==> flow/design.v <==
module adder_floating_point(
							input logic signed [31:0]  operand_normalized_ieee_a , operand_normalized_ieee_b , 
							output logic signed [31:0]  final_sum , 
							output logic zero ,
							output logic overflow ,
							output logic underflow ,
							input logic op 
							);
logic carrynan;
logic signed [24:0]  fraction_a , fraction_b ; 
logic signed [24:0] sum ; 
logic [7:0] exponent_a , exponent_b , positive_difference , biggest_exponent;
logic signB;
always_comb
	begin
	sum = 0;
	carrynan = 0;
	overflow = 0;
	underflow = 0;
	signB=op^operand_normalized_ieee_b[31];
		fraction_a [22:0] = operand_normalized_ieee_a [22:0] ;
		fraction_a[23] = 1 ;
		fraction_a[24] = 0 ;
		exponent_a = operand_normalized_ieee_a [30:23] ;
		fraction_b [22:0] = operand_normalized_ieee_b [22:0] ;
		fraction_b[23] = 1 ;
		fraction_b[24] = 0 ;
		exponent_b = operand_normalized_ieee_b [30:23] ;
	if(exponent_a >= exponent_b)
		begin	
			positive_difference = exponent_a - exponent_b;
			fraction_b >>>= positive_difference ;
			biggest_exponent = exponent_a ; 
		end
	else 
		begin
			positive_difference = exponent_b - exponent_a;
			fraction_a>>>= positive_difference ;
			biggest_exponent = exponent_b;
		end
		if (&exponent_a & ~&exponent_b)
			final_sum = operand_normalized_ieee_a ;
		else if (&exponent_b & ~&exponent_a)
			begin	
			final_sum[30:0] = operand_normalized_ieee_b[30:0] ;
			final_sum[31] = signB ;
			end
		else if (&exponent_a & &exponent_b )
			begin
					if (operand_normalized_ieee_a[31] != signB)
							final_sum = 32'b01111111100000000000000000000001 ;
						else 
							begin
								{carrynan,final_sum[22:0]} = fraction_a + fraction_b ;
								final_sum[31] = operand_normalized_ieee_a[31];
								final_sum [30:23] = biggest_exponent ;
								if(carrynan)
									final_sum = 32'b01111111100000000000000000000001 ;
							end
			end
		else if ((operand_normalized_ieee_a==0)&(operand_normalized_ieee_b==0))
						final_sum = 32'b0;
		else if ((~&exponent_a & ~&exponent_b) & (operand_normalized_ieee_a[22:0] == operand_normalized_ieee_b[22:0]) & (operand_normalized_ieee_a[31] != signB) & (exponent_a == exponent_b) )
						final_sum = 32'b0;
			else
				begin
if(operand_normalized_ieee_a[31]==signB)
begin
		sum = fraction_a + fraction_b;	
		final_sum[31]=operand_normalized_ieee_a[31];
		if (sum[24] == 1 )
		begin
			biggest_exponent= biggest_exponent + 1 ;
			sum=sum>>1;
end					
end
else
if (exponent_a > exponent_b)
begin
			sum = fraction_a - fraction_b;	
      final_sum[31]=operand_normalized_ieee_a[31];
end
else if (exponent_a < exponent_b)
  begin
		sum = fraction_b - fraction_a;	
final_sum[31]=signB;
end
else if (fraction_a>=fraction_b)
  begin
		sum=fraction_a - fraction_b;
    final_sum[31]=operand_normalized_ieee_a[31];
end
else
  begin
		sum=fraction_b - fraction_a;
	final_sum[31]=signB;
	end
        if (sum[23]==0)
        for(int i =0 ; i<=23;i=i+1)	
        begin
          if(sum[23]==0)
          begin
            if (biggest_exponent>=1) 
            begin	
            biggest_exponent=biggest_exponent-1;
            sum=sum<<1;
            end
          end
        end
 if (sum[24] == 1 )
		begin
			biggest_exponent= biggest_exponent + 1 ;
			sum=sum>>1;
			end     
final_sum[30:23]=biggest_exponent;
final_sum[22:0]=sum[22:0];
		end
if (biggest_exponent == 0)
			begin
			underflow = 1 ; 
			end
else if (biggest_exponent > 8'd254)
			begin
			overflow = 1 ;
			end
zero = (~|final_sum);
end
endmodule
module fp_adder_top (
    input  logic        clk,
    input  logic        rst,
    input  logic        start,
    input  logic [31:0] operand_normalized_ieee_a,
    input  logic [31:0] operand_normalized_ieee_b,
    input  logic        op,
    output logic [31:0] final_sum,
    output logic        finish,
    output logic        zero,
    output logic        overflow,
    output logic        underflow
);
  logic [31:0] a_q, b_q;
  logic        op_q, valid_q;
  logic [31:0] sum_d;
  logic        zero_d, overflow_d, underflow_d;
  always_ff @(posedge clk) begin
    a_q  <= operand_normalized_ieee_a;
    b_q  <= operand_normalized_ieee_b;
    op_q <= op;
    if (rst) valid_q <= 1'b0;
    else     valid_q <= start;
  end
  adder_floating_point u_add (
      .operand_normalized_ieee_a(a_q),
      .operand_normalized_ieee_b(b_q),
      .final_sum(sum_d),
      .zero(zero_d),
      .overflow(overflow_d),
      .underflow(underflow_d),
      .op(op_q)
  );
  always_ff @(posedge clk) begin
    final_sum <= sum_d;
    zero      <= zero_d;
    overflow  <= overflow_d;
    underflow <= underflow_d;
    if (rst) finish <= 1'b0;
    else     finish <= valid_q;
  end
endmodule
==> flow/config.mk <==
export PLATFORM = sky130hd
export DESIGN_NAME = fp_adder_top
export DESIGN_NICKNAME = fp_adder_top
export VERILOG_FILES = /design/flow/design.v
export SDC_FILE = /design/flow/constraint.sdc
export NUM_CORES = 4
export LEC_CHECK = 0
export ABC_AREA = 0
export CAP_MARGIN = 25
export CELL_PAD_IN_SITES_GLOBAL_PLACEMENT = 0
export CORE_ASPECT_RATIO = 0.5
export CORE_MARGIN = 2
export CORE_UTILIZATION = 32
export CTS_CLUSTER_DIAMETER = 97
export CTS_CLUSTER_SIZE = 12
export PLACE_DENSITY = 0.42
export SLEW_MARGIN = 20
==> flow/constraint.sdc <==
create_clock -name core_clock -period 60.9 [get_ports {clk}]
set_input_delay 12.1800 -clock core_clock [delete_from_list [all_inputs] [get_ports {clk}]]
set_output_delay 12.1800 -clock core_clock [all_outputs]
set_load 0.01 [all_outputs]
run.sh (not shown) runs the stock make flow with config.mk's settings and CLKGATE_MAP_FILE=.
==> next run, changes <==
- ABC_AREA: 0 -> 1
- CORE_ASPECT_RATIO: 0.5 -> unset
- CTS_CLUSTER_DIAMETER: 97 -> unset
Critical path depth goes up by 54.
Worst setup slack is better by 11000 ps.
Cell count goes up by 12%.
Hold slack is worse by 35 ps.
Core utilization hardly moves.
Wire length goes down by 14%.
Global-route usage goes down by 0.16 points.
First-iteration DRC count goes down by 21%.
Via count goes down by 6.7%.

========
// fp_adder_top: RTL as listed in full above, without the edits since
Settings: LEC_CHECK=0, ABC_AREA=1, CAP_MARGIN=20, CORE_ASPECT_RATIO=1.14, CORE_MARGIN=2, CORE_UTILIZATION=40, SLEW_MARGIN=20; clock period 40.0 ns.
Then changed:
--- a/flow/config.mk
+++ b/flow/config.mk
@@ -12,2 +12,5 @@
 export CORE_UTILIZATION = 40
+export GPL_TIMING_DRIVEN = 1
+export MIN_ROUTING_LAYER = met1
+export SETUP_SLACK_MARGIN = 4.79
 export SLEW_MARGIN = 20
After rerunning: Register-to-register slack gets better by 3.4 ns; via count rose by 2.0%; design area rose by 3.7%; wire length rose by 2.7%; cell count rose by about 1.2%; fmax rose by 10%; worst setup slack gets better by 3.4 ns; worst hold slack hardly moves.
Then changed:
==> flow/config.mk (replaced) <==
export PLATFORM = sky130hd
export DESIGN_NAME = fp_adder_top
export DESIGN_NICKNAME = fp_adder_top
export VERILOG_FILES = /design/flow/design.v
export SDC_FILE = /design/flow/constraint.sdc
export NUM_CORES = 4
export LEC_CHECK = 0
export CAP_MARGIN = 20
export CORE_MARGIN = 2
export CORE_UTILIZATION = 40
export SLEW_MARGIN = 20
The new run completed without violations. Via count came out higher by 9.2%. Sequential share of layout area is lower by 0.96 points. Global-route usage rises by 3.1 points. Worst setup slack gets worse by 5.7 ns. Area after synthesis rises by 13%. Final area climbs by 16%. Clock-buffer cell count does not change. First-iteration DRC count rises by 22%. Utilization is higher by 1.0 points.
Then changed:
==> flow/constraint.sdc (replaced) <==
create_clock -name core_clock -period 38.9 [get_ports {clk}]
set_input_delay 7.7800 -clock core_clock [delete_from_list [all_inputs] [get_ports {clk}]]
set_output_delay 7.7800 -clock core_clock [all_outputs]
set_load 0.01 [all_outputs]
Result:
- The changed run produced a clean layout
- register-to-register slack gets worse by 0.26 ns
- worst setup slack gets worse by 0.26 ns
- synthesized cell count is unchanged
- core utilization climbs by 1.0 points
- routed wire length drops by 1.4%
- global-route usage drops by 0.40 points
- final area climbs by 2.2%
- via count climbs by 1.3%
- clock skew climbs by 0.0086 ns
